Setup of job 3238:
// cordic
module cordic (clk, rst, s, angle, done, sine, cosine);
    input                   clk, rst, s;
    input   signed  [31:0]  angle;
    output  reg             done;
    output  signed  [31:0]  sine, cosine;
    reg              [1:0]  y, yn;
    wire                    z;
    wire             [3:0]  cntr_val0;
    wire    signed  [31:0]  atan [0:15];
    reg                     reg_ld_angle, reg_ld_sine, reg_ld_cosine, cntr_ld0, cntr_en0;
    wire    signed  [31:0]  reg_ld_val_angle, reg_ld_val_sine, reg_ld_val_cosine;
    wire    signed  [31:0]  reg_val_angle, reg_val_sine, reg_val_cosine, bshft_val_cosine, bshft_val_sine;
    assign atan[0]  = 450_000_000;
    assign atan[1]  = 265_650_512;
    assign atan[2]  = 140_362_435;
    assign atan[3]  = 071_250_163;
    assign atan[4]  = 035_763_344;
    assign atan[5]  = 017_899_106;
    assign atan[6]  = 008_951_737;
    assign atan[7]  = 004_476_142;
    assign atan[8]  = 002_381_050;
    assign atan[9]  = 001_119_057;
    assign atan[10] = 000_559_529;
    assign atan[11] = 000_279_765;
    assign atan[12] = 000_139_882;
    assign atan[13] = 000_069_941;
    assign atan[14] = 000_034_971;
    assign atan[15] = 000_017_485;
    always @(posedge clk, posedge rst) begin
        if (rst) begin
            y <= 0;
        end else begin
            y <= yn;
        end
    end
    always @(y, s, z) begin
        case (y)
            0: begin
                if (~s) begin
                    yn <= 0;
                end else begin
  ...
Size in the first run: roughly 2700 cells after synthesis, roughly 100 flip-flops, about 100 I/O pins, ~19000 µm² of cells after synthesis.
export LEC_CHECK = 0
export CAP_MARGIN = 20
export CORE_ASPECT_RATIO = 1.08
export CORE_MARGIN = 2
export CORE_UTILIZATION = 36
export CTS_CLUSTER_DIAMETER = 136
export CTS_CLUSTER_SIZE = 67
export GPL_TIMING_DRIVEN = 1
export SLEW_MARGIN = 40
create_clock -name core_clock -period 7.5 [get_ports {clk}]
run.sh (not shown) runs the stock make flow with config.mk's settings and CLKGATE_MAP_FILE=.
## Diff of input files: job 9736 against job 3238
Settings: setting SETUP_SLACK_MARGIN to 0.3 for the first time; removing CORE_ASPECT_RATIO (formerly 1.08); removing GPL_TIMING_DRIVEN (formerly 1); removing CTS_CLUSTER_DIAMETER (formerly 136); changing CORE_UTILIZATION from 36 to 40; changing SLEW_MARGIN from 40 to 20; removing CTS_CLUSTER_SIZE (formerly 67).
[summary]
Job 3238 → job 9736: global-route met1 utilization increased by 7.9 points relative to the old numbers; time the worst path needs with I/O delays and setup decreased by 0.11 ns relative to the old numbers; vias per cell increased by 4.7% relative to the old numbers; number of buffers other than clock buffers in the final layout decreased by about 2.8% relative to the old numbers.
[inputs] job 7207 vs job 9736
Settings: GPL_TIMING_DRIVEN: unset -> 0; SLEW_MARGIN: 20 -> 40; CTS_CLUSTER_DIAMETER: unset -> 204; CORE_UTILIZATION: 40 -> 36; CORE_ASPECT_RATIO: unset -> 1.08; SETUP_SLACK_MARGIN: 0.3 -> unset.
## What came out
When job 7207 is measured against job 9736, its final standard cell utilization of the core turns out 3.5 points lower. STATUS run=job 7207 STAGES=ALL_DONE FINAL_CHECKS=FAILED CAUSE=setup timing. [compare] base=job 9736 new=job 7207: detailed-placement wirelength estimate up about 60%, global-route usage over all layers up 17 points.
#### Input delta (job 1764 over job 7207)
Settings: CORE_UTILIZATION changed from 36 to 50; CORE_ASPECT_RATIO removed (was 1.08); GPL_TIMING_DRIVEN removed (was 0); SLEW_MARGIN changed from 40 to 20; CTS_CLUSTER_DIAMETER removed (was 204); SETUP_SLACK_MARGIN newly set to 1.42.
Results
- Job 1764: no failed stages, no open violations at the end
- The die area reported for job 1764 is smaller than that of job 7207 by 28%.
- Re count of clock-net buffers in the final layout: job 1764 is 1 up on job 7207.
- Total setup buffers inserted after CTS: job 1764 vs job 7207 up 36
Edits applied to the flow inputs when going from job 1764 to job 5396:
Settings: CAP_MARGIN now 5, was 20; CORE_ASPECT_RATIO now 1.08, previously not set; SLEW_MARGIN now 40, was 20; CTS_CLUSTER_SIZE now 66, previously not set; CORE_UTILIZATION now 36, was 50; GPL_TIMING_DRIVEN now 0, previously not set; SETUP_SLACK_MARGIN now -0.65, was 1.42; CTS_CLUSTER_DIAMETER now 136, previously not set.
### Flow results
No crash in job 5396: every stage finished, but the layout fails its final checks due to setup timing.
Job 1764 vs job 5396, endpoint of the most critical setup path: r_sine.val[31] vs r_sine.val[28]
[compare] base=job 1764 new=job 5396: clock slew seen by the registers of the worst setup and hold paths climbed 0.02 ns; routed wire length climbed about 50%; share of the core filled with cells dropped 19 points.
The inputs of job 8334 differ from those of job 5396 as listed below.
Settings: CTS_CLUSTER_DIAMETER now 197, was 136; SLEW_MARGIN now 20, was 40; GPL_TIMING_DRIVEN no longer set, was 0; CORE_UTILIZATION now 40, was 36; SETUP_SLACK_MARGIN no longer set, was -0.65; TNS_END_PERCENT now 5, previously not set; CAP_MARGIN now 20, was 5; CTS_CLUSTER_SIZE now 98, was 66; PLACE_DENSITY_LB_ADDON now 0.27, previously not set; ABC_AREA now 1, previously not set; CORE_ASPECT_RATIO no longer set, was 1.08.
==> comparison <==
Job 8334 ran to completion and came out clean on the timing, DRC and antenna checks. Re number of different library cells in the post-synthesis netlist: job 8334 and job 5396 aren't equal, and the lower value belongs to job 8334. Mean post-synth cell area: higher on job 5396. Compared with job 5396, job 8334 shows a lower die area. Job 8334 vs job 5396, placed cell count went up by 500. Against job 5396 as the reference, job 8334 delivers a lower count of final setup violators. Setup WNS job 5396 -> job 8334: better. Job 8334 against job 5396: routing usage on met3 shows a reduction of 24 points; max-cap check violation count shows no meaningful change. Job 5396 reports its endpoint of the most critical setup path as r_sine.val[28] while job 8334 reports r_cosine.val[25]. Of the two values seen for combinational family with the most area after synthesis, simple AND/OR/NAND/NOR gates was produced by job 8334 and AND-OR/OR-AND gates by job 5396.
